==> inputs of v21 <==
==> flow/design.v (excerpt) <==
module DWT(clk, inp1,inp2,inp3,inp4,inp5,inp6,inp7,inp8, outp1,outp2,outp3,outp4,outp5,outp6,outp7,outp8,dwt_valid);
input clk;
input [63:0]inp1,inp2,inp3,inp4,inp5,inp6,inp7,inp8;
output [63:0] outp1,outp2,outp3,outp4,outp5,outp6,outp7,outp8;
output dwt_valid;
wire [63:0] inp_1d [7:0];
wire [63:0] out_1d [7:0];
wire dwt_valid1, dwt_valid2, dwt_valid3, dwt_valid4;
assign inp_1d [0] = inp1;
assign inp_1d [1] = inp2;
assign inp_1d [2] = inp3;
assign inp_1d [3] = inp4;
assign inp_1d [4] = inp5;
assign inp_1d [5] = inp6;
assign inp_1d [6] = inp7;
assign inp_1d [7] = inp8;
genvar j;
	generate 
		for(j=0;j<8;j=j+1) 
		begin : name
			wavelet_1d u0(clk,inp_1d[j],out_1d[j]);
		end
	endgenerate 
wavelet_2d x1 (clk, out_1d[0],out_1d[1],outp1,outp5,dwt_valid1);
wavelet_2d x2 (clk, out_1d[2],out_1d[3],outp2,outp6,dwt_valid2);
wavelet_2d x3 (clk, out_1d[4],out_1d[5],outp3,outp7,dwt_valid3);
wavelet_2d x4 (clk, out_1d[6],out_1d[7],outp4,outp8,dwt_valid4);
assign dwt_valid = dwt_valid1 && dwt_valid2 && dwt_valid3 && dwt_valid4;
endmodule
clock: 2.33 ns
lec_check: 0
cap_margin: 20
core_margin: 2
core_utilization: 69
cts_cluster_diameter: 354
cts_cluster_size: 14
setup_slack_margin: -0.14
slew_margin: 10
run.sh (not shown) runs the stock make flow with config.mk's settings and CLKGATE_MAP_FILE=.
==> inputs of v11, as changes to v21 <==
- CORE_MARGIN: 2 -> 6
- CORE_UTILIZATION: 69 -> 63
- CTS_CLUSTER_DIAMETER: 354 -> unset
- CTS_CLUSTER_SIZE: 14 -> unset
- MAX_ROUTING_LAYER: unset -> met4
- PLACE_DENSITY: unset -> 0.57
- SETUP_SLACK_MARGIN: -0.14 -> unset
==> flow/constraint.sdc (replaced) <==
create_clock -name core_clock -period 4.14 [get_ports {clk}]
set_input_delay 0.8280 -clock core_clock [delete_from_list [all_inputs] [get_ports {clk}]]
set_output_delay 0.8280 -clock core_clock [all_outputs]
set_load 0.01 [all_outputs]
==> inputs of v14, as changes to v21 <==
- CAP_MARGIN: 20 -> 15
- CELL_PAD_IN_SITES_DETAIL_PLACEMENT: unset -> 1
- CORE_UTILIZATION: 69 -> 26
- CTS_CLUSTER_DIAMETER: 354 -> unset
- CTS_CLUSTER_SIZE: 14 -> unset
- GPL_ROUTABILITY_DRIVEN: unset -> 1
- MAX_ROUTING_LAYER: unset -> met5
- PLACE_DENSITY_LB_ADDON: unset -> 0.29
- SETUP_SLACK_MARGIN: -0.14 -> -0.11
- SLEW_MARGIN: 10 -> 20
==> flow/constraint.sdc (replaced) <==
create_clock -name core_clock -period 2.03 [get_ports {clk}]
set_input_delay 0.4060 -clock core_clock [delete_from_list [all_inputs] [get_ports {clk}]]
set_output_delay 0.4060 -clock core_clock [all_outputs]
set_load 0.01 [all_outputs]
==> inputs of v29, as changes to v21 <==
- CORE_UTILIZATION: 69 -> 67
- CTS_CLUSTER_DIAMETER: 354 -> unset
- CTS_CLUSTER_SIZE: 14 -> 37
- HOLD_SLACK_MARGIN: unset -> 0.27
- SETUP_SLACK_MARGIN: -0.14 -> unset
- SLEW_MARGIN: 10 -> 20
==> flow/constraint.sdc (replaced) <==
create_clock -name core_clock -period 2.22 [get_ports {clk}]
set_input_delay 0.4440 -clock core_clock [delete_from_list [all_inputs] [get_ports {clk}]]
set_output_delay 0.4440 -clock core_clock [all_outputs]
set_load 0.01 [all_outputs]
==> GITHUB_STEP_SUMMARY <==
### Metrics collected by this job

| Metric | Value |
|---|---|
| Crit path depth | `11` |
| Highest routing layer actually used | `met5` |
| Status | `failed layout checks` |
| Core ar. | `315000 µm²` |
| First-pass DRT Iterations | `5` |
| DR vias | `63000` |
| Clock network power | `approximately 40000 µW` |
| Largest stage delay on the critical path | `350 ps` |
| Die Height | `approximately 570 µm` |
| Critical-path top delay cell | `fa_2` |
| CTS clock-pin slew for the worst setup and hold paths | `60 ps` |
| Final setup viols | `between 100 and 150` |
| Failed Checks | `setup timing` |
| Routed length per instance | `16.8 µm` |
| Combinational gate power | `81300 µW` |
| Clk network pwr share | `22.0%` |
| Final WS setup | `-184 ps` |
| Die ar. | `322000 µm²` |
| Fraction of area in registers | `31.8%` |
[end of results for v14]
==> GITHUB_STEP_SUMMARY <==
### Metrics collected by this job

| Metric | Value |
|---|---|
| Status | `finished clean` |
| Die ar. | `around 140000 µm²` |
| Die Height | `374 µm` |
| Crit path depth | `1` |
| Highest routing layer actually used | `met4` |
| Clock network power | `~18000 µW` |
| Core ar. | `130000 µm²` |
| Routed length per instance | `19.1 µm` |
| Combinational gate power | `30700 µW` |
| Final setup viols | `0` |
| Fraction of area in registers | `37.5%` |
[end of results for v11]
==> GITHUB_STEP_SUMMARY <==
### Metrics collected by this job

| Metric | Value |
|---|---|
| CTS clock-pin slew for the worst setup and hold paths | `70 ps` |
| First-pass DRT Iterations | `9` |
| Core ar. | `118000 µm²` |
| Die Height | `350 µm` |
| Clk_skew | `21.5 ps` |
| Failed Checks | `setup timing` |
| Largest stage delay on the critical path | `430 ps` |
| DR vias | `65400` |
| Die ar. | `122000 µm²` |
| Crit path depth | `10` |
| Routed length per instance | `about 22 µm` |
| Final WS setup | `-166 ps` |
| Fraction of area in registers | `35.7%` |
| Combinational gate power | `between 60000 and 70000 µW` |
| Status | `failed layout checks` |
| Final setup viols | `67` |
| Power per Cell Area | `1300 nW/µm²` |
| Clk network pwr share | `17.0%` |
[end of results for v21]
==> GITHUB_STEP_SUMMARY <==
### Metrics collected by this job

| Metric | Value |
|---|---|
| Status | `failed layout checks` |
| Failed Checks | `setup timing` |
| DR vias | `between 60000 and 70000` |
| Die ar. | `126000 µm²` |
| Combinational gate power | `73500 µW` |
| First-pass DRT Iterations | `8` |
| Final setup viols | `100` |
| Routed length per instance | `23.2 µm` |
| Final WS setup | `-293 ps` |
| Clock network power | `33700 µW` |
[end of results for v29]

========
==> v5: inputs <==
==> flow/design.v <==
module avg(input clk, input [7:0]p1, input [7:0]p2, output reg [7:0]pout);
wire [7:0] outp;
assign outp = {1'b0 , p1[7:1]} + {1'b0 , p2[7:1]};
always@(posedge clk)
begin
	pout <= outp;
end 
endmodule
module subtract(input clk, input [7:0]p1, input [7:0]p2, output reg [7:0]pout);
wire [8:0] diff = {1'b0, p1} - {1'b0, p2};
wire [7:0] mag = diff[8] ? (8'd0 - diff[7:0]) : diff[7:0];
always@(posedge clk)
begin
	pout <= mag/2;
end 
endmodule
module wavelet_1d (clk ,pixel ,pix_out);
input clk ;
input [63:0] pixel ;
output reg [63:0] pix_out;
wire [63:0]pix_out_inter;
wire [63:0] out_illusion ;
genvar i;
	generate 
		for(i=0;i<4;i=i+1) 
		begin : name
			avg u0 (clk,pixel[16*i+7:16*i], pixel[16*i+15:16*i+8],out_illusion[8*i+7:8*i]);
			subtract u1 (clk,pixel[16*i+7:16*i], pixel[16*i+15:16*i+8],out_illusion[8*i+39:8*i+32]);
		end
	endgenerate 
	assign pix_out_inter = {out_illusion[31:0],out_illusion[63:32]};
always@(posedge clk)
	begin
		pix_out <= pix_out_inter;
	end
endmodule
module wavelet_2d (clk ,pixel_out1, pixel_out2 ,pixelcol_out1,pixelcol_out2,dwt_valid);
input clk ;
input [63:0] pixel_out1, pixel_out2 ;
output reg [63:0] pixelcol_out1,pixelcol_out2;
output reg dwt_valid;
wire [63:0]pixelcol1_inter,pixelcol2_inter;
wire [63:0] out_illusion20 ;
wire [63:0] out_illusion21;
genvar j;
	generate 
		for(j=0;j<8;j=j+1) 
		begin : name
			avg u0 (clk,pixel_out1[8*j+7:8*j], pixel_out2[8*j+7:8*j],out_illusion20[8*j+7:8*j]);
			subtract u1 (clk,pixel_out2[8*j+7:8*j], pixel_out1[8*j+7:8*j], out_illusion21[8*j+7:8*j]);
		end
	endgenerate 
	assign pixelcol1_inter = out_illusion20;
	assign pixelcol2_inter = out_illusion21;
always@(posedge clk)
	begin
		pixelcol_out1 <= pixelcol1_inter;
		pixelcol_out2 <= pixelcol2_inter;
	   dwt_valid <= 1'b1;
	end
endmodule
module DWT(clk, inp1,inp2,inp3,inp4,inp5,inp6,inp7,inp8, outp1,outp2,outp3,outp4,outp5,outp6,outp7,outp8,dwt_valid);
input clk;
input [63:0]inp1,inp2,inp3,inp4,inp5,inp6,inp7,inp8;
output [63:0] outp1,outp2,outp3,outp4,outp5,outp6,outp7,outp8;
output dwt_valid;
wire [63:0] inp_1d [7:0];
wire [63:0] out_1d [7:0];
wire dwt_valid1, dwt_valid2, dwt_valid3, dwt_valid4;
assign inp_1d [0] = inp1;
assign inp_1d [1] = inp2;
assign inp_1d [2] = inp3;
assign inp_1d [3] = inp4;
assign inp_1d [4] = inp5;
assign inp_1d [5] = inp6;
assign inp_1d [6] = inp7;
assign inp_1d [7] = inp8;
genvar j;
	generate 
		for(j=0;j<8;j=j+1) 
		begin : name
			wavelet_1d u0(clk,inp_1d[j],out_1d[j]);
		end
	endgenerate 
wavelet_2d x1 (clk, out_1d[0],out_1d[1],outp1,outp5,dwt_valid1);
wavelet_2d x2 (clk, out_1d[2],out_1d[3],outp2,outp6,dwt_valid2);
wavelet_2d x3 (clk, out_1d[4],out_1d[5],outp3,outp7,dwt_valid3);
wavelet_2d x4 (clk, out_1d[6],out_1d[7],outp4,outp8,dwt_valid4);
assign dwt_valid = dwt_valid1 && dwt_valid2 && dwt_valid3 && dwt_valid4;
endmodule
==> flow/run.sh <==
#!/bin/bash
# the make line also repeats each setting of config.mk as NAME=value (left out here)
make -C /OpenROAD-flow-scripts/flow DESIGN_CONFIG=/design/flow/config.mk WORK_HOME=/design/flow/orfs CLKGATE_MAP_FILE= finish
==> flow/config.mk <==
export PLATFORM = sky130hd
export DESIGN_NAME = DWT
export DESIGN_NICKNAME = DWT
export VERILOG_FILES = /design/flow/design.v
export SDC_FILE = /design/flow/constraint.sdc
export NUM_CORES = 4
export LEC_CHECK = 0
export ABC_AREA = 1
export CAP_MARGIN = 20
export CORE_ASPECT_RATIO = 1.32
export CORE_MARGIN = 2
export CORE_UTILIZATION = 69
export SETUP_SLACK_MARGIN = -0.13
export SLEW_MARGIN = 20
==> flow/constraint.sdc <==
create_clock -name core_clock -period 2.44 [get_ports {clk}]
set_input_delay 0.4880 -clock core_clock [delete_from_list [all_inputs] [get_ports {clk}]]
set_output_delay 0.4880 -clock core_clock [all_outputs]
set_load 0.01 [all_outputs]
==> v35 (differences from v5) <==
ABC_AREA = default   (was 1)
CORE_ASPECT_RATIO = default   (was 1.32)
CORE_UTILIZATION = 66   (was 69)
MAX_ROUTING_LAYER = met4   (was default)
PLACE_DENSITY = 0.57   (was default)
SETUP_SLACK_MARGIN = 1.32   (was -0.13)
SLEW_MARGIN = 10   (was 20)
TNS_END_PERCENT = 5   (was default)
==> flow/constraint.sdc (replaced) <==
create_clock -name core_clock -period 5.08 [get_ports {clk}]
set_input_delay 1.0160 -clock core_clock [delete_from_list [all_inputs] [get_ports {clk}]]
set_output_delay 1.0160 -clock core_clock [all_outputs]
set_load 0.01 [all_outputs]
==> v3 (differences from v5) <==
ABC_AREA = default   (was 1)
CORE_ASPECT_RATIO = default   (was 1.32)
CORE_UTILIZATION = 70   (was 69)
CTS_CLUSTER_SIZE = 36   (was default)
SETUP_SLACK_MARGIN = 0.68   (was -0.13)
==> flow/constraint.sdc (replaced) <==
create_clock -name core_clock -period 2.29 [get_ports {clk}]
set_input_delay 0.4580 -clock core_clock [delete_from_list [all_inputs] [get_ports {clk}]]
set_output_delay 0.4580 -clock core_clock [all_outputs]
set_load 0.01 [all_outputs]
==> v17 (differences from v5) <==
ABC_AREA = default   (was 1)
CORE_ASPECT_RATIO = default   (was 1.32)
CORE_UTILIZATION = 67   (was 69)
SETUP_SLACK_MARGIN = default   (was -0.13)
==> flow/constraint.sdc (replaced) <==
create_clock -name core_clock -period 2.78 [get_ports {clk}]
set_input_delay 0.5560 -clock core_clock [delete_from_list [all_inputs] [get_ports {clk}]]
set_output_delay 0.5560 -clock core_clock [all_outputs]
set_load 0.01 [all_outputs]
==> qor summary <==
quantity                                                     v17                          v5          v35                      v3
CP Data Arrival Time                                     3.31 ns                     2.00 ns      3.79 ns                       -
Post-Synthesis Cell Area                             0.0826 mm^2                 0.0899 mm^2  0.0826 mm^2             0.0826 mm^2
Area after DPL                                       0.0966 mm^2                  0.105 mm^2  0.0940 mm^2              0.103 mm^2
Pre-CTS setup slack                                    -0.350 ns                   -0.447 ns      1.29 ns               -0.751 ns
Buf/Inv on CP                                                  1                           1            2                       -
Final cycle utilization of the critical path               95.0%                        102%        60.9%                       -
Count of non-CTS inverters in the layout                    1160                        1909         1160                       -
Clock tree from TritonCTS                                    yes                         yes          yes                       -
MUX area fraction                                         0.873%                          0%       0.873%                  0.873%
Count of filler cells inserted in the layout                6861                        7113         7674                       -
Area share of the largest cell type after synthesis        45.8%                       42.0%        45.8%                   45.8%
Result of the run               no timing/DRC/antenna violations  complete, but fails checks  no timing/DRC/antenna violations  stopped before the end
Stage where the flow stopped                                   -                           -            -          global routing
Violated checks                                                -                setup timing            -                       -
Length in cells of the worst reg-to-reg path                   9                           9           10                       -
Area of the multi-input gates                        0.0401 mm^2                 0.0442 mm^2  0.0401 mm^2                       -
Clkbuf count                                                 244                         225          250                       -

========
==> cedar <==
RTL: the design.v shown in full above, as it stands there.
Settings: LEC_CHECK=0, CAP_MARGIN=20, CORE_MARGIN=2, CORE_UTILIZATION=40, SETUP_SLACK_MARGIN=0.43, SLEW_MARGIN=5; clock period 4.5 ns.
==> inputs of quartz, as changes to cedar <==
--- a/flow/config.mk
+++ b/flow/config.mk
@@ -10,3 +10,2 @@
 export CORE_UTILIZATION = 40
-export SETUP_SLACK_MARGIN = 0.43
-export SLEW_MARGIN = 5
+export SLEW_MARGIN = 20
==> flow/constraint.sdc (replaced) <==
create_clock -name core_clock -period 2.78 [get_ports {clk}]
set_input_delay 0.5560 -clock core_clock [delete_from_list [all_inputs] [get_ports {clk}]]
set_output_delay 0.5560 -clock core_clock [all_outputs]
set_load 0.01 [all_outputs]
==> summary of the runs <==
- Against cedar, the hold slack of quartz is lower by 2.6 ps.
- Count of clock-buffer cells in the layout: cedar is lower than quartz (11).
- In die size, cedar and quartz do not differ.
- Synthesized area is the same in quartz and cedar.
- In sequential cell count, cedar and quartz do not differ.
- Between cedar and quartz, the lower register-to-register slack is in quartz (gap 1600 ps).
- Cell area: cedar is lower than quartz (2.6%).
- In cedar the combinational power is smaller than in quartz, by 40%.
- quartz finished clean. cedar finished clean.
- First-iteration DRC count: cedar is lower than quartz (about 10%).
- In critical path depth, quartz and cedar do not differ.
==> figures <==
| quantity | cedar | quartz |
|---|---|---|
| End point of the critical path | outp2[48] | outp2[49] |
| Area after DPL | 95300 µm² | 98500 µm² |
| Worst Hold Slack | 293 ps | 291 ps |
| Fraction of area in multi-input gates | 0.390 | 0.380 |
| Number of antenna violations at the first check in global routing | 37 | 43 |
| Placement Setup Slack | 896 ps | -410 ps |
| Power density normalized to cell area | 696 nW/µm² | 1100 nW/µm² |
| Met3 Use GR | 0.0315 | 0.0291 |
| Worst Path Required | 3600 ps | 2220 ps |
| Final Instance Area | 103000 µm² | 105000 µm² |
| End of the worst register-to-register path | x2.name[5].u1.pout[6] | x3.name[6].u1.pout[6] |
| First drt pass iteration count | 7 | 5 |
| Status | finished clean | finished clean |
| Number of clock buffers in the layout | 243 | 254 |
| Internal portion of total power | 47.1 mW | 76.5 mW |
| Top sig layer | met5 | met4 |
| Leakage component of the power | 45.8 nW | 47.6 nW |
| Detailed Route Iter0 Violations | 1923 | 2135 |
| Worst hold path startpoint | name[1].u0.name[1].u1.pout[0] | name[0].u0.name[1].u1.pout[0] |
| Fraction of area in non-clock buffers | 0.0952 | 0.122 |
| Clock latency reported for the late side of the worst-skew pair | 850 ps | 830 ps |
Power figures rest on the tool's default switching activity, not on a simulated workload.
